run A:
// calculator
module calculator(
	input newkey,
	input [4:0] keycode,
	input clk,
	input rst,
	output reg [19:0] x,
	output reg led							 
	);
Size: about 1900 cells after synthesis, ~42 flip-flops, ~29 I/O pins, roughly 16000 um^2 of cells after synthesis.
==> flow/config.mk <==
export PLATFORM = sky130hd
export DESIGN_NAME = calculator
export DESIGN_NICKNAME = calculator
export VERILOG_FILES = /design/flow/design.v
export SDC_FILE = /design/flow/constraint.sdc
export NUM_CORES = 4
export LEC_CHECK = 0
export CAP_MARGIN = 20
export CORE_MARGIN = 2
export CORE_UTILIZATION = 72
export CTS_CLUSTER_DIAMETER = 29
export MAX_ROUTING_LAYER = met4
export PLACE_DENSITY = 0.35
export SLEW_MARGIN = 20
==> flow/constraint.sdc <==
create_clock -name core_clock -period 7.97 [get_ports {clk}]
set_input_delay 1.5940 -clock core_clock [delete_from_list [all_inputs] [get_ports {clk}]]
set_output_delay 1.5940 -clock core_clock [all_outputs]
set_load 0.01 [all_outputs]
run.sh (not shown) runs the stock make flow with config.mk's settings and CLKGATE_MAP_FILE=.
The flow did not stop early for run A: all stages ran, and the layout cleared the timing, DRC and antenna checks.
[inputs] run B vs run A
Settings: clearing PLACE_DENSITY, which used to be 0.35; clearing MAX_ROUTING_LAYER, which used to be met4; clearing CTS_CLUSTER_DIAMETER, which used to be 29; swapping 7.97 for 12.2 in the clock period (ns, I/O delays scaled along).
[summary]
In terms of sequential share of layout area, run A and run B differ only marginally. Compared with run A, run B shows a higher setup slack. From run A to run B the numbers moved as follows: data-path buffer share of cell area in the final layout -1.0 points, worst endpoint required time +4.24 ns, power -38%, number of cells in the design after placement -1.1%, post-route cell area -about 1.2%. Comparing run A with run B, the met1 layer usage reported by global route came out essentially unchanged.
Edits applied to the flow inputs when going from run B to run C:
Settings: CORE_UTILIZATION: 72 -> 65; the clock period (ns, I/O delays scaled along): 12.2 -> 8.22.
==> comparison <==
Compared with run B, run C shows a register-to-register slack that is 3.79 ns lower.
Diff run B -> run C: fmax went up by about 2.5%; final core utilization decreased by 6.6 points relative to the old numbers.
Lower die area was reported by run B, not run C.
Run B went all the way through synthesis, placement and routing and the layout is clean on timing, DRC and antenna.
Run C | status: complete | timing, DRC, antenna: pass
Run C vs run B: number of cells in the finished layout apart from fillers up by a few percent
Going from run B to run C, via count of the first global-routing pass went down about 1%; area growth from synthesis to layout higher; final area rose about 1.5%; global-route wire length before repair +0.52%; final period demand of the worst path went down by 0.19 ns.
Comparing run C and run B, number of non-clock buffers is lower on run B.
Relative to run C, the following input files were edited for run D:
Settings: CTS_CLUSTER_DIAMETER: unset -> 32; CORE_UTILIZATION: 65 -> 67; the clock period (ns, I/O delays scaled along): 8.22 -> 6.74.
--- outcome ---
- Run D: complete, dirty (setup timing)
- Global-route total usage across every layer (lower): run C
- Changes observed in run D relative to run C: overall routed net length now larger; leakage power now larger.
- Clock buffer count in the final layout was lower in the run labelled run D.
- Changes observed in run D relative to run C: hold slack decreased 0.070 ns; total power went up by 38%.
- Run D gives more overall via count from detail_route than run C did.

* * *

calculator again, from the RTL that the note above started with.
make LEC_CHECK=0 CAP_MARGIN=0 CORE_MARGIN=2 CORE_UTILIZATION=72 CTS_CLUSTER_DIAMETER=395 CTS_CLUSTER_SIZE=10 PLACE_DENSITY=0.38 SETUP_SLACK_MARGIN=0.37 SLEW_MARGIN=20 TNS_END_PERCENT=5 finish   # period 5.61 ns
The first run completed and failed the layout checks on negative setup slack.
Then changed:
==> flow/config.mk (replaced) <==
export PLATFORM = sky130hd
export DESIGN_NAME = calculator
export DESIGN_NICKNAME = calculator
export VERILOG_FILES = /design/flow/design.v
export SDC_FILE = /design/flow/constraint.sdc
export NUM_CORES = 4
export LEC_CHECK = 0
export CAP_MARGIN = 20
export CORE_MARGIN = 2
export CORE_UTILIZATION = 40
export SLEW_MARGIN = 20
==> flow/constraint.sdc (replaced) <==
create_clock -name core_clock -period 10.6 [get_ports {clk}]
set_input_delay 2.1200 -clock core_clock [delete_from_list [all_inputs] [get_ports {clk}]]
set_output_delay 2.1200 -clock core_clock [all_outputs]
set_load 0.01 [all_outputs]
Outcome:
- The new run produced a clean layout
- routed wire length came out lower by 4.9%
- final cell count stays flat
- worst hold slack is worse by 0.11 ns
- count of clock-buffer cells in the layout does not change
- fmax shrinks by 12%
- cell area falls by 10%
- worst setup slack improved by 4.1 ns
Then changed:
--- a/flow/config.mk
+++ b/flow/config.mk
@@ -10 +10 @@
-export CORE_UTILIZATION = 40
+export CORE_UTILIZATION = 60
==> flow/constraint.sdc (replaced) <==
create_clock -name core_clock -period 4.45 [get_ports {clk}]
set_input_delay 0.8900 -clock core_clock [delete_from_list [all_inputs] [get_ports {clk}]]
set_output_delay 0.8900 -clock core_clock [all_outputs]
set_load 0.01 [all_outputs]
Now the flow produced a layout that fails on negative setup slack.
Cell count rises by a few percent.
Flip-flop count does not change.
Global-route usage rises by 12 points.
Setup slack loses 5.2 ns.
Routed wire length rises by a few percent.
Register-to-register slack loses 5.2 ns.
Clock power rises by well over a third.
Synthesized area stays the same.
Design area rises by about a fifth.
Fmax rises by about a fifth.
Then changed:
--- a/flow/config.mk
+++ b/flow/config.mk
@@ -10 +10,2 @@
-export CORE_UTILIZATION = 60
+export CORE_UTILIZATION = 69
+export CTS_CLUSTER_DIAMETER = 40
==> flow/constraint.sdc (replaced) <==
create_clock -name core_clock -period 6.5 [get_ports {clk}]
set_input_delay 1.3000 -clock core_clock [delete_from_list [all_inputs] [get_ports {clk}]]
set_output_delay 1.3000 -clock core_clock [all_outputs]
set_load 0.01 [all_outputs]
What happened: The changed run ran to the end with violations: negative setup slack; routed wire length came out lower by 1.5%; total power came out lower by 35%; clock-buffer cell count came out lower by 2; utilization came out higher by 4.6 points; final area came out lower by 7.9%.
Power is estimated from default activity; no workload was simulated.
